==> inputs of trial 7 <==
==> flow/design.v <==
module cordic
  #(vectoring = 1,                                 
    width = 16,                                    
    iterations = width + 2,                        
    guard_bits = iterations - 1)                   
   (input  wire                       reset,       
    input  wire                       clk,         
    input  wire                       en,          
    input  wire  signed [width - 1:0] x0, y0, z0,  
    output logic signed [width    :0] x, y,        
    output logic signed [width - 1:0] z);          
   localparam logic signed [width - 1:0] pi_2 = 2**(width - 2);  
   function automatic logic signed [width + guard_bits - 1:0] atan_z(input integer i);
      case (i)
        0: atan_z = 33'd1073741824;
        1: atan_z = 33'd633866811;
        2: atan_z = 33'd334917815;
        3: atan_z = 33'd170009512;
        4: atan_z = 33'd85334662;
        5: atan_z = 33'd42708931;
        6: atan_z = 33'd21359677;
        7: atan_z = 33'd10680490;
        8: atan_z = 33'd5340327;
        9: atan_z = 33'd2670173;
        10: atan_z = 33'd1335088;
        11: atan_z = 33'd667544;
        12: atan_z = 33'd333772;
        13: atan_z = 33'd166886;
        14: atan_z = 33'd83443;
        15: atan_z = 33'd41722;
        16: atan_z = 33'd20861;
        17: atan_z = 33'd10430;
        default: atan_z = '0;
      endcase
   endfunction  
   logic signed [width + guard_bits    :0] xr[iterations + 1], yr[iterations + 1];
   logic signed [width + guard_bits - 1:0] zr[iterations + 1];
   always_ff @(posedge clk or posedge reset)
     if (reset)
       for (int i = 0; i < iterations + 1; ++i)
         begin
            xr[i] <= '0;
            yr[i] <= '0;
            zr[i] <= '0;
         end
     else
       if (en)
         for (int i = -1; i < iterations; ++i)
           if (i == -1)
             if (vectoring == 1)
               if (x0 < 0 && y0 >= 0)  
                 begin
                    xr[0] <= y0          << guard_bits;
                    yr[0] <= -x0         << guard_bits;
                    zr[0] <= (z0 + pi_2) << guard_bits;
                 end
               else if (x0 < 0 && y0 < 0)  
                 begin
                    xr[0] <= -y0         << guard_bits;
                    yr[0] <= x0          << guard_bits;
                    zr[0] <= (z0 - pi_2) << guard_bits;
                 end
               else
                 begin
                    xr[0] <= x0 << guard_bits;
                    yr[0] <= y0 << guard_bits;
                    zr[0] <= z0 << guard_bits;
                 end
             else
               if (z0[$left(z0)-:2] == 2'b10)  
                 begin
                    xr[0] <= y0          << guard_bits;
                    yr[0] <= -x0         << guard_bits;
                    zr[0] <= (z0 + pi_2) << guard_bits;
                 end
               else if (z0[$left(z0)-:2] == 2'b01)  
                 begin
                    xr[0] <= -y0         << guard_bits;
                    yr[0] <= x0          << guard_bits;
                    zr[0] <= (z0 - pi_2) << guard_bits;
                 end
               else
                 begin
                    xr[0] <= x0 << guard_bits;
                    yr[0] <= y0 << guard_bits;
                    zr[0] <= z0 << guard_bits;
                 end
           else
             if (vectoring == 1)
               if (yr[i] >= 0)
                 begin
                    xr[i + 1] <= xr[i] + (yr[i] >>> i);
                    yr[i + 1] <= yr[i] - (xr[i] >>> i);
                    zr[i + 1] <= zr[i] + atan_z(i);
                 end
               else
                 begin
                    xr[i + 1] <= xr[i] - (yr[i] >>> i);
                    yr[i + 1] <= yr[i] + (xr[i] >>> i);
                    zr[i + 1] <= zr[i] - atan_z(i);
                 end
             else
               if (zr[i] < 0)
                 begin
                    xr[i + 1] <= xr[i] + (yr[i] >>> i);
                    yr[i + 1] <= yr[i] - (xr[i] >>> i);
                    zr[i + 1] <= zr[i] + atan_z(i);
                 end
               else
                 begin
                    xr[i + 1] <= xr[i] - (yr[i] >>> i);
                    yr[i + 1] <= yr[i] + (xr[i] >>> i);
                    zr[i + 1] <= zr[i] - atan_z(i);
                 end
   always_ff @(posedge clk or posedge reset)
     if (reset)
       begin
          x <= '0;
          y <= '0;
          z <= '0;
       end
     else
       if (en)
         begin
            x <= round_result(xr[iterations]);
            y <= round_result(yr[iterations]);
            z <= round_result(zr[iterations]);
         end
   function signed [width:0] round_result(input signed [width + guard_bits:0] x);
      round_result = (x + 2**(guard_bits - 1)) >>> guard_bits;
   endfunction
endmodule
==> flow/run.sh <==
#!/bin/bash
# the make line also repeats each setting of config.mk as NAME=value (left out here)
make -C /OpenROAD-flow-scripts/flow DESIGN_CONFIG=/design/flow/config.mk WORK_HOME=/design/flow/orfs CLKGATE_MAP_FILE= finish
==> flow/config.mk <==
export PLATFORM = sky130hd
export DESIGN_NAME = cordic
export DESIGN_NICKNAME = cordic
export VERILOG_FILES = /design/flow/design.v
export SDC_FILE = /design/flow/constraint.sdc
export NUM_CORES = 4
export LEC_CHECK = 0
export ABC_AREA = 1
export CAP_MARGIN = 20
export CORE_MARGIN = 2
export CORE_UTILIZATION = 72
export CTS_CLUSTER_SIZE = 76
export PLACE_DENSITY = 0.66
export SETUP_SLACK_MARGIN = 0.53
export SLEW_MARGIN = 20
==> flow/constraint.sdc <==
create_clock -name core_clock -period 4.48 [get_ports {clk}]
set_input_delay 0.8960 -clock core_clock [delete_from_list [all_inputs] [get_ports {clk}]]
set_output_delay 0.8960 -clock core_clock [all_outputs]
set_load 0.01 [all_outputs]
==> trial 70 (differences from trial 7) <==
- ABC_AREA: 1 -> unset
- CAP_MARGIN: 20 -> 40
- CTS_CLUSTER_SIZE: 76 -> 23
- PLACE_DENSITY: 0.66 -> 0.64
- SETUP_SLACK_MARGIN: 0.53 -> unset
==> flow/constraint.sdc (replaced) <==
create_clock -name core_clock -period 4.59 [get_ports {clk}]
set_input_delay 0.9180 -clock core_clock [delete_from_list [all_inputs] [get_ports {clk}]]
set_output_delay 0.9180 -clock core_clock [all_outputs]
set_load 0.01 [all_outputs]
==> summary of the runs <==
Trial 7 completed without violations. Trial 70 finished but fails on setup timing.
In trial 70 the die size is lower than in trial 7, by 17%.
Hold slack: trial 70 is higher than trial 7 (0.035 ns).
Between trial 7 and trial 70, the lower clock skew is in trial 70 (gap 0.0022 ns).
Count of clock-buffer cells in the layout is the same in trial 70 and trial 7.
Of trial 7 and trial 70, trial 70 has the higher non-clock buffer count (gap 1037).
Against trial 70, the worst setup slack of trial 7 is higher by 1.1 ns.

---

==> v24: inputs <==
RTL: the design.v shown in full above, as it stands there.
==> flow/config.mk <==
export PLATFORM = sky130hd
export DESIGN_NAME = cordic
export DESIGN_NICKNAME = cordic
export VERILOG_FILES = /design/flow/design.v
export SDC_FILE = /design/flow/constraint.sdc
export NUM_CORES = 4
export LEC_CHECK = 0
export ABC_AREA = 0
export CAP_MARGIN = 20
export CELL_PAD_IN_SITES_GLOBAL_PLACEMENT = 1
export CORE_ASPECT_RATIO = 1.72
export CORE_MARGIN = 2
export CORE_UTILIZATION = 44
export CTS_CLUSTER_DIAMETER = 225
export GPL_TIMING_DRIVEN = 0
export MIN_ROUTING_LAYER = met1
export PLACE_DENSITY_LB_ADDON = 0.18
export SETUP_SLACK_MARGIN = 0.81
export SLEW_MARGIN = 30
export TNS_END_PERCENT = 5
==> flow/constraint.sdc <==
create_clock -name core_clock -period 5.49 [get_ports {clk}]
set_input_delay 1.0980 -clock core_clock [delete_from_list [all_inputs] [get_ports {clk}]]
set_output_delay 1.0980 -clock core_clock [all_outputs]
set_load 0.01 [all_outputs]
run.sh (not shown) runs the stock make flow with config.mk's settings and CLKGATE_MAP_FILE=.
==> v12 (differences from v24) <==
==> flow/config.mk (replaced) <==
export PLATFORM = sky130hd
export DESIGN_NAME = cordic
export DESIGN_NICKNAME = cordic
export VERILOG_FILES = /design/flow/design.v
export SDC_FILE = /design/flow/constraint.sdc
export NUM_CORES = 4
export LEC_CHECK = 0
export CAP_MARGIN = 20
export CELL_PAD_IN_SITES_DETAIL_PLACEMENT = 2
export CORE_ASPECT_RATIO = 1.45
export CORE_MARGIN = 2
export CORE_UTILIZATION = 18
export CTS_CLUSTER_SIZE = 64
export GPL_ROUTABILITY_DRIVEN = 0
export GPL_TIMING_DRIVEN = 0
export SETUP_SLACK_MARGIN = 1.24
export SLEW_MARGIN = 20
==> flow/constraint.sdc (replaced) <==
create_clock -name core_clock -period 5.5 [get_ports {clk}]
set_input_delay 1.1000 -clock core_clock [delete_from_list [all_inputs] [get_ports {clk}]]
set_output_delay 1.1000 -clock core_clock [all_outputs]
set_load 0.01 [all_outputs]
==> comparison table <==
Result of the run: v12 did not finish; v24 finished clean
Failing step: v12 global routing; v24 -
Top cell type by total area after synthesis: v12 dfrtp_1; v24 dfrtp_1
Post-CTS Setup Bufs: v12 124; v24 62
Simple-gate share of the synthesized area: v12 0.140; v24 0.140
FA/HA/MAJ Cells, Area Fraction: v12 0.139; v24 0.139
Width of the die: v12 756 um; v24 446 um
Aoi/oai-family share of the synthesized area: v12 0.206; v24 0.206
Starting density of the core: v12 0.181; v24 0.442
Number of placed cells counting well taps: v12 27744; v24 21253
H-tree levels: v12 4; v24 4
Die Outline Area: v12 827000 um2; v24 340000 um2
Number of gates given a new drive strength after cts: v12 1002; v24 313
Ys flop type: v12 dfrtp_1; v24 dfrtp_1
Synthesized instance count: v12 16495; v24 16495
Pre-CTS setup slack: v12 -2.81 ns; v24 -1.27 ns
Area of the synthesized netlist per yosys stat: v12 148000 um2; v24 148000 um2
Height of the die: v12 1090 um; v24 763 um
Share of the synthesized area in the top cell type: v12 0.288; v24 0.288
Estimated wirelength of the detail-placed design: v12 770000 um; v24 529000 um
Core Box Area: v12 817000 um2; v24 334000 um2
Row count: v12 400; v24 278
Area after DPL: v12 166000 um2; v24 159000 um2
Ys async rst share: v12 1.00; v24 1.00
Clock buffer count from CTS: v12 206; v24 194

---

==> inputs of willow <==
// cordic: RTL as listed in full above, without the edits since
Settings: LEC_CHECK=0, ABC_AREA=1, CAP_MARGIN=40, CELL_PAD_IN_SITES_GLOBAL_PLACEMENT=1, CORE_MARGIN=2, CORE_UTILIZATION=19, PLACE_DENSITY=0.5, SLEW_MARGIN=20, TNS_END_PERCENT=30; clock period 5.42 ns.
==> delta (differences from willow) <==
CAP_MARGIN = 20   (was 40)
CELL_PAD_IN_SITES_GLOBAL_PLACEMENT = unset   (was 1)
CORE_UTILIZATION = 72   (was 19)
CTS_CLUSTER_SIZE = 76   (was unset)
PLACE_DENSITY = 0.66   (was 0.5)
TNS_END_PERCENT = unset   (was 30)
==> flow/constraint.sdc (replaced) <==
create_clock -name core_clock -period 3.26 [get_ports {clk}]
set_input_delay 0.6520 -clock core_clock [delete_from_list [all_inputs] [get_ports {clk}]]
set_output_delay 0.6520 -clock core_clock [all_outputs]
set_load 0.01 [all_outputs]
==> results <==
delta did not get past 5_1_grt. willow finished with timing, DRC and antenna clean.
In die size, willow is at 3.8 times the value of delta.
In synthesized area, delta and willow do not differ.
Synthesized cell count is the same in delta and willow.
==> figures <==
| item | willow | delta |
|---|---|---|
| Worst slack at placement | 1.02 ns | -0.373 ns |
| Row cnt | 355 | 182 |
| Post-detailed-placement half-perimeter wirelength | 643 mm | 495 mm |
| Core utilization at floorplan | 19.0% | 72.3% |
| Area after detailed placement | 195000 um^2 | 197000 um^2 |
| Total placed cells including tap cells | 40.5k | 33.1k |
| Total die area | 943000 um^2 | 251000 um^2 |
| Core box area | 933000 um^2 | 246000 um^2 |
| Height of the die | 971 um | 501 um |
| PostCTS Resize Cnt | 0 | 1416 |
| Clock buffer depth | 4 | 3 |
| Cts bufs inserted | 233 | 193 |
| Status | no timing/DRC/antenna violations | aborted with a tool error |
| Stage where the flow stopped | - | 5_1_grt |
